Design CannyEdge, start of the top module:
module CannyEdge(dAddrRegRow, dAddrRegCol, bWE, bCE, InData, OutData,
	OPMode, bOPEnable, dReadReg, dWriteReg,	clk, rst_b);
	input 	[2:0]						dAddrRegRow, dAddrRegCol;  
	input									bWE, bCE;  
	input 	[8-1:0] 	InData;
	output 	[8-1:0] 	OutData;
	reg     	[8-1:0] 	OutData;
	input 	[2:0]						OPMode;   
	input 								bOPEnable;  
	input 	[3:0]						dReadReg, dWriteReg;
	input									clk, rst_b;
	reg   [8-1:0]			regX[0:24];	 
	reg 	[8-1:0]			regY[0:24];	 
	reg 	[8-1:0]			regZ[0:24];	 
	wire 	[8-1:0]			gf[0:24];	 
	wire signed [31:0]	sobelX[0:8]; 
	wire signed [31:0]	sobelY[0:8]; 
	reg 	[8-1:0]			Out_gf, Out_gradient, Out_direction, Out_bThres;
	parameter 							dThresHigh = 15;
	parameter							dThresLow = 10;
	reg 		[31:0]					tpSum, Sum;
	reg		[1:0]						IntSignal;
	reg signed	 	[31:0] 			Gx, Gy, fGx, fGy, Gxadd, Gyadd, Gxyadd, fGx_t;
	reg signed	[1:0]					dx, dy;
	integer 								i, j, k;
	assign gf[0] =1;  assign gf[1] =3;  assign gf[2]=4;   assign gf[3]=3;   assign gf[4]=1;
	assign gf[5] =3;  assign gf[6] =7;  assign gf[7]=10;  assign gf[8]=7;   assign gf[9]=3;
	assign gf[10]=4;  assign gf[11]=10; assign gf[12]=16; assign gf[13]=10; assign gf[14]=4;
	assign gf[15]=3;  assign gf[16]=7;  assign gf[17]=10; assign gf[18]=7;  assign gf[19]=3;
	assign gf[20]=1;  assign gf[21]=3;  assign gf[22]=4;  assign gf[23]=3;  assign gf[24]=1;
	assign sobelX[0]=-1;	assign sobelX[1]=0; assign sobelX[2]=1;
	assign sobelX[3]=-2;	assign sobelX[4]=0; assign sobelX[5]=2;
	assign sobelX[6]=-1;	assign sobelX[7]=0; assign sobelX[8]=1;
	assign sobelY[0]=1;	assign sobelY[1]=2; assign sobelY[2]=1;
	assign sobelY[3]=0;	assign sobelY[4]=0; assign sobelY[5]=0;
  ...
make LEC_CHECK=0 CAP_MARGIN=20 CORE_MARGIN=2 CORE_UTILIZATION=40 PLACE_DENSITY=0.6 SLEW_MARGIN=20 finish   # period 10.4 ns
run.sh (not shown) runs the stock make flow with config.mk's settings and CLKGATE_MAP_FILE=.
Then changed:
CORE_UTILIZATION = 68   (was 40)
=>
- The changed run finished clean
- wire length grows by a few percent
- via count rose by a few percent
- global-route usage came out higher by 19 points
- cell count is lower by roughly a tenth
- core utilization rises by 29 points
- clock skew goes up by 0.024 ns
Then changed:
CORE_UTILIZATION = 72   (was 68)
CTS_CLUSTER_DIAMETER = 94   (was not set)
SETUP_SLACK_MARGIN = 1.36   (was not set)
clock period = 7.99 ns   (was 10.4 ns; I/O delays follow)
The new run ran to the end with violations: setup timing. Synthesized area stays the same. Power goes up by well over a third. Synthesized cell count is unchanged.
Then changed:
ABC_AREA = 1   (was not set)
PLACE_DENSITY = not set   (was 0.6)
PLACE_DENSITY_LB_ADDON = 0.07   (was not set)
SETUP_SLACK_MARGIN = 2.3   (was 1.36)
Outcome: The new run stopped in global routing (5_1_grt) with GRT-0232; die area rises by 5.0%; area after synthesis rises by about 5%; synthesized cell count rises by 36%.
Then changed:
ABC_AREA = not set   (was 1)
CTS_CLUSTER_DIAMETER = not set   (was 94)
PLACE_DENSITY = 0.6   (was not set)
PLACE_DENSITY_LB_ADDON = not set   (was 0.07)
SETUP_SLACK_MARGIN = not set   (was 2.3)
TNS_END_PERCENT = 5   (was not set)
clock period = 12.1 ns   (was 7.99 ns; I/O delays follow)
With this change the flow finished with timing, DRC and antenna clean.
Die area is lower by 4.8%.
Synthesized cell count is lower by 26%.
Synthesized area is lower by 4.8%.

========
Starting RTL as in the previous note.
Settings: LEC_CHECK=0, CAP_MARGIN=0, CORE_ASPECT_RATIO=1.34, CORE_MARGIN=2, CORE_UTILIZATION=72, CTS_CLUSTER_DIAMETER=79, SETUP_SLACK_MARGIN=-0.61, SLEW_MARGIN=20; clock period 7.86 ns.
The first run finished but failed the layout checks on setup timing.
Next try:
==> flow/config.mk (replaced) <==
export PLATFORM = sky130hd
export DESIGN_NAME = CannyEdge
export DESIGN_NICKNAME = CannyEdge
export VERILOG_FILES = /design/flow/design.v
export SDC_FILE = /design/flow/constraint.sdc
export NUM_CORES = 4
export LEC_CHECK = 0
export CAP_MARGIN = 20
export CORE_MARGIN = 2
export CORE_UTILIZATION = 69
export PLACE_DENSITY = 0.6
export SLEW_MARGIN = 20
==> flow/constraint.sdc (replaced) <==
create_clock -name core_clock -period 16.7 [get_ports {clk}]
set_input_delay 3.3400 -clock core_clock [delete_from_list [all_inputs] [get_ports {clk}]]
set_output_delay 3.3400 -clock core_clock [all_outputs]
set_load 0.01 [all_outputs]
This time the run produced a clean layout; die size grows by 4.3%; cell count fell by 4.8%; synthesized area does not change; routed wire length goes down by 5.2%; worst hold slack improved by 0.032 ns; synthesized cell count stays the same; via count goes down by 5.7%; power falls by 55%; global-route usage shrinks by 3.8 points; first-iteration DRC count went down by 2.4%; sequential share of layout area went up by 1.2 points.
Next try:
--- a/flow/config.mk
+++ b/flow/config.mk
@@ -7,6 +7,10 @@
 export LEC_CHECK = 0
+export ABC_AREA = 1
 export CAP_MARGIN = 20
 export CORE_MARGIN = 2
-export CORE_UTILIZATION = 69
+export CORE_UTILIZATION = 72
+export CTS_CLUSTER_DIAMETER = 371
+export CTS_CLUSTER_SIZE = 99
 export PLACE_DENSITY = 0.6
 export SLEW_MARGIN = 20
+export TNS_END_PERCENT = 10
==> flow/constraint.sdc (replaced) <==
create_clock -name core_clock -period 6.49 [get_ports {clk}]
set_input_delay 1.2980 -clock core_clock [delete_from_list [all_inputs] [get_ports {clk}]]
set_output_delay 1.2980 -clock core_clock [all_outputs]
set_load 0.01 [all_outputs]
What happened: The changed run aborted during global routing. Area after synthesis came out higher by 5.1%. Synthesized cell count came out higher by 36%. Die area came out higher by 0.69%.
Next try:
==> flow/config.mk (replaced) <==
export PLATFORM = sky130hd
export DESIGN_NAME = CannyEdge
export DESIGN_NICKNAME = CannyEdge
export VERILOG_FILES = /design/flow/design.v
export SDC_FILE = /design/flow/constraint.sdc
export NUM_CORES = 4
export LEC_CHECK = 0
export CAP_MARGIN = 0
export CORE_MARGIN = 2
export CORE_UTILIZATION = 72
export CTS_CLUSTER_DIAMETER = 79
export SLEW_MARGIN = 20
==> flow/constraint.sdc (replaced) <==
create_clock -name core_clock -period 7.86 [get_ports {clk}]
set_input_delay 1.5720 -clock core_clock [delete_from_list [all_inputs] [get_ports {clk}]]
set_output_delay 1.5720 -clock core_clock [all_outputs]
set_load 0.01 [all_outputs]
Now the flow finished but fails on setup timing.
Area after synthesis fell by a few percent.
Die size fell by a few percent.
Synthesized cell count fell by a quarter to a third.

========
The RTL this note starts from:
==> flow/design.v <==
`timescale 1ns/10ps
module CannyEdge(dAddrRegRow, dAddrRegCol, bWE, bCE, InData, OutData,
	OPMode, bOPEnable, dReadReg, dWriteReg,	clk, rst_b);
	input 	[2:0]						dAddrRegRow, dAddrRegCol;  
	input									bWE, bCE;  
	input 	[8-1:0] 	InData;
	output 	[8-1:0] 	OutData;
	reg     	[8-1:0] 	OutData;
	input 	[2:0]						OPMode;   
	input 								bOPEnable;  
	input 	[3:0]						dReadReg, dWriteReg;
	input									clk, rst_b;
	reg   [8-1:0]			regX[0:24];	 
	reg 	[8-1:0]			regY[0:24];	 
	reg 	[8-1:0]			regZ[0:24];	 
	wire 	[8-1:0]			gf[0:24];	 
	wire signed [31:0]	sobelX[0:8]; 
	wire signed [31:0]	sobelY[0:8]; 
	reg 	[8-1:0]			Out_gf, Out_gradient, Out_direction, Out_bThres;
	parameter 							dThresHigh = 15;
	parameter							dThresLow = 10;
	reg 		[31:0]					tpSum, Sum;
	reg		[1:0]						IntSignal;
	reg signed	 	[31:0] 			Gx, Gy, fGx, fGy, Gxadd, Gyadd, Gxyadd, fGx_t;
	reg signed	[1:0]					dx, dy;
	integer 								i, j, k;
	assign gf[0] =1;  assign gf[1] =3;  assign gf[2]=4;   assign gf[3]=3;   assign gf[4]=1;
	assign gf[5] =3;  assign gf[6] =7;  assign gf[7]=10;  assign gf[8]=7;   assign gf[9]=3;
	assign gf[10]=4;  assign gf[11]=10; assign gf[12]=16; assign gf[13]=10; assign gf[14]=4;
	assign gf[15]=3;  assign gf[16]=7;  assign gf[17]=10; assign gf[18]=7;  assign gf[19]=3;
	assign gf[20]=1;  assign gf[21]=3;  assign gf[22]=4;  assign gf[23]=3;  assign gf[24]=1;
	assign sobelX[0]=-1;	assign sobelX[1]=0; assign sobelX[2]=1;
	assign sobelX[3]=-2;	assign sobelX[4]=0; assign sobelX[5]=2;
	assign sobelX[6]=-1;	assign sobelX[7]=0; assign sobelX[8]=1;
	assign sobelY[0]=1;	assign sobelY[1]=2; assign sobelY[2]=1;
	assign sobelY[3]=0;	assign sobelY[4]=0; assign sobelY[5]=0;
	assign sobelY[6]=-1;	assign sobelY[7]=-2; assign sobelY[8]=-1;
	always @(posedge clk or negedge rst_b)
		begin
			if(!rst_b)
				IntSignal <= 2'b00;
			else if(bCE==1'b0)
				IntSignal <= IntSignal;
			else if(bOPEnable==1'b1)
				IntSignal <= 2'b00;
			else if(OPMode == 0)
				IntSignal <= (IntSignal == 2'b00) ? 2'b01 : (IntSignal == 2'b01) ? 2'b00 : IntSignal;
			else if(OPMode == 1)
				IntSignal <= IntSignal + 2'b01;
			else if(OPMode == 2 || OPMode == 3)
				IntSignal <= (IntSignal == 2'b00) ? 2'b01 : (IntSignal == 2'b01) ? 2'b00 : IntSignal;
			else
				IntSignal <= IntSignal;
		end
	always @(posedge clk)
		begin
			if(!rst_b) 
				begin
				end
			else if(bCE==1'b0 && bWE==1'b0) 
				begin
					if(dWriteReg == 0)
						regX[dAddrRegRow*5+dAddrRegCol] <= InData;
					else if(dWriteReg == 1)
						regY[dAddrRegRow*5+dAddrRegCol] <= InData;
					else if(dWriteReg == 2)
						regZ[dAddrRegRow*5+dAddrRegCol] <= InData;
				end
			else if(bCE==1'b0 && bWE==1'b1)
				begin
					if(dReadReg == 0)
						OutData <= Out_gf;
					else if(dReadReg == 1)
						OutData <= Out_gradient;
					else if(dReadReg == 2)
						OutData <= Out_direction;
					else if(dReadReg == 3)
						OutData <= regX[dAddrRegRow*5+dAddrRegCol];
					else if(dReadReg == 4)
						OutData <= Out_bThres;
				end
			else
				begin
					if(bOPEnable==1'b0)
						begin
							if(OPMode == 0)
								begin
									if(IntSignal == 2'b00)	
										begin
											tpSum = 0;
											for(i=0; i<25; i=i+1)
												begin
													Sum = regX[i]*gf[i];
													tpSum = tpSum + Sum;
												end
										end
									else if(IntSignal == 2'b01) 
										begin
										 Out_gf <= (tpSum>>7);
										end
									else 
										begin
											Out_gf <= Out_gf;
										end
								end
							else if(OPMode == 1)
								begin
									if(IntSignal == 2'b00)	
										begin
											Gx = 0;
											Gy = 0;
											for (j=0; j<3; j=j+1)
												for (k=0; k<3; k=k+1)
													begin
														Gxadd = regX[j*5+k]*sobelX[j*3+k];
														Gx = Gx + Gxadd;
														Gyadd = regX[j*5+k]*sobelY[j*3+k];
														Gy = Gy + Gyadd;
													end 
										end
									else if(IntSignal == 2'b01) 
										begin
											if(Gx<0 && Gy<0)
												begin
													Gxyadd = (-Gx) + (-Gy);
												end
											else if(Gx>0 && Gy<0)
												begin
													Gxyadd = Gx + (-Gy);
												end
											else if(Gx<0 && Gy>0)
												begin
													Gxyadd = (-Gx) + Gy;
												end
											else 
												begin
													Gxyadd = Gx + Gy;
												end
											if(Gxyadd < 0)	Gxyadd = -Gxyadd;
											Out_gradient <= (Gxyadd>>3);
										end	
									else if(IntSignal == 2'b10) 
										begin
											if(Gy < 0)
												begin
													fGx <= -Gx;
													fGy <= -Gy;
												end
											else
												begin
													fGx <= Gx;
													fGy <= Gy;
												end
										end
									else if(IntSignal == 2'b11) 
										begin
											if(fGx >= 0)
												begin
													fGx_t = (5*fGx)>>1;
													if(fGx_t < 0) fGx_t = -fGx_t;
													if(fGy <= (fGx>>1))
														begin
															Out_direction <= 0;
														end
													else if(fGy <= fGx_t)
														begin
															Out_direction <= 45;
														end
													else
														begin
															Out_direction <= 90;
														end
												end
											else  
												begin
													fGx_t = ((-5)*fGx)>>1;
													if(fGx_t < 0) fGx_t = -fGx_t;
													if(fGy <= ((-fGx)>>1))
														begin
															Out_direction <= 0;
														end
													else if(fGy <= fGx_t)
														begin
															Out_direction <= 135;
														end
													else
														begin
															Out_direction <= 90;
														end
												end
										end
								end
							else if(OPMode == 2)
								begin
									if(IntSignal == 2'b00) 
										begin
											if(regY[6] == 0)
												begin
													dx <= 1;
													dy <= 0;
												end
											else if(regY[6] == 45)
												begin
													dx <= 1;
													dy <= -1;
												end
											else if(regY[6] == 90)
												begin
													dx <= 0;
													dy <= -1;
												end
											else 
												begin
													dx <= -1;
													dy <= -1;
												end
										end
									else if(IntSignal == 2'b01) 
										begin
											if(regX[6]>=regX[(1+dy)*5+dx+1] && regX[6]>=regX[(1-dy)*5-dx+1])
												begin
													regX[(1+dy)*5+dx+1] <= 0;
													regX[(1-dy)*5-dx+1] <= 0;
												end
											else
												begin
													regX[6] <= 0;
												end
										end
								end
							else if(OPMode == 3)
								begin
									if(IntSignal == 2'b00) 
										begin
											if(regY[6] == 0)
												begin
													dx <= 0;
													dy <= -1;
												end
											else if(regY[6] == 45)
												begin
													dx <= -1;
													dy <= -1;
												end
											else if(regY[6] == 90)
												begin
													dx <= 1;
													dy <= 0;
												end
											else 
												begin
													dx <= 1;
													dy <= -1;
												end
										end	
									else if(IntSignal == 2'b01) 
										begin
											if(regX[6] >= dThresHigh)		 
												Out_bThres <= 1;
											else if(regX[6] <= dThresLow)		 
												Out_bThres <= 0;
											else					 
												begin
													if(regX[6-5*dy-dx] >= dThresHigh || regX[6+5*dy+dx] >= dThresHigh)
														Out_bThres <= 1;
													else if(regZ[6-5*dy-dx] == 1 || regZ[6+5*dy+dx] == 1)
														Out_bThres <= 1;
													else
														Out_bThres <= 0;
												end
										end
								end
						end	
				end  
		end
endmodule
export LEC_CHECK = 0
export ABC_AREA = 1
export CAP_MARGIN = 0
export CORE_ASPECT_RATIO = 1.88
export CORE_MARGIN = 2
export CORE_UTILIZATION = 72
export CTS_CLUSTER_SIZE = 81
export GPL_ROUTABILITY_DRIVEN = 0
export HOLD_SLACK_MARGIN = 0.2
export MAX_ROUTING_LAYER = met4
export PLACE_DENSITY_LB_ADDON = 0.01
export SETUP_SLACK_MARGIN = 0.46
export SLEW_MARGIN = 20
create_clock -name core_clock -period 9.64 [get_ports {clk}]
The first run died in global routing (5_1_grt), error GRT-0116.
Change:
==> flow/config.mk (replaced) <==
export PLATFORM = sky130hd
export DESIGN_NAME = CannyEdge
export DESIGN_NICKNAME = CannyEdge
export VERILOG_FILES = /design/flow/design.v
export SDC_FILE = /design/flow/constraint.sdc
export NUM_CORES = 4
export LEC_CHECK = 0
export CAP_MARGIN = 0
export CORE_ASPECT_RATIO = 0.71
export CORE_MARGIN = 2
export CORE_UTILIZATION = 72
export CTS_CLUSTER_DIAMETER = 79
export SETUP_SLACK_MARGIN = -0.17
export SLEW_MARGIN = 20
==> flow/constraint.sdc (replaced) <==
create_clock -name core_clock -period 7.86 [get_ports {clk}]
set_input_delay 1.5720 -clock core_clock [delete_from_list [all_inputs] [get_ports {clk}]]
set_output_delay 1.5720 -clock core_clock [all_outputs]
set_load 0.01 [all_outputs]
Outcome: The new run finished with negative setup slack left. Die area falls by 4.9%. Synthesized area falls by 4.8%. Synthesized cell count falls by 26%.
Change:
--- a/flow/config.mk
+++ b/flow/config.mk
@@ -8 +8 @@
-export CAP_MARGIN = 0
+export CAP_MARGIN = 5
@@ -12,2 +12,3 @@
-export CTS_CLUSTER_DIAMETER = 79
-export SETUP_SLACK_MARGIN = -0.17
+export CTS_CLUSTER_DIAMETER = 135
+export MAX_ROUTING_LAYER = met4
+export SETUP_SLACK_MARGIN = 0.46
==> flow/constraint.sdc (replaced) <==
create_clock -name core_clock -period 8.55 [get_ports {clk}]
set_input_delay 1.7100 -clock core_clock [delete_from_list [all_inputs] [get_ports {clk}]]
set_output_delay 1.7100 -clock core_clock [all_outputs]
set_load 0.01 [all_outputs]
Outcome: The new run finished with negative setup slack left; total power fell by 11%; global-route usage fell by 0.47 points; synthesized cell count does not change; first-iteration DRC count fell by 7.3%; count of clock-buffer cells in the layout fell by 1; critical path depth rose by 4; sequential power fell by 7.6%; non-clock buffer count fell by 191; final area fell by 2.1%.
No activity file was given, so power comes from the tool's default toggle rates.
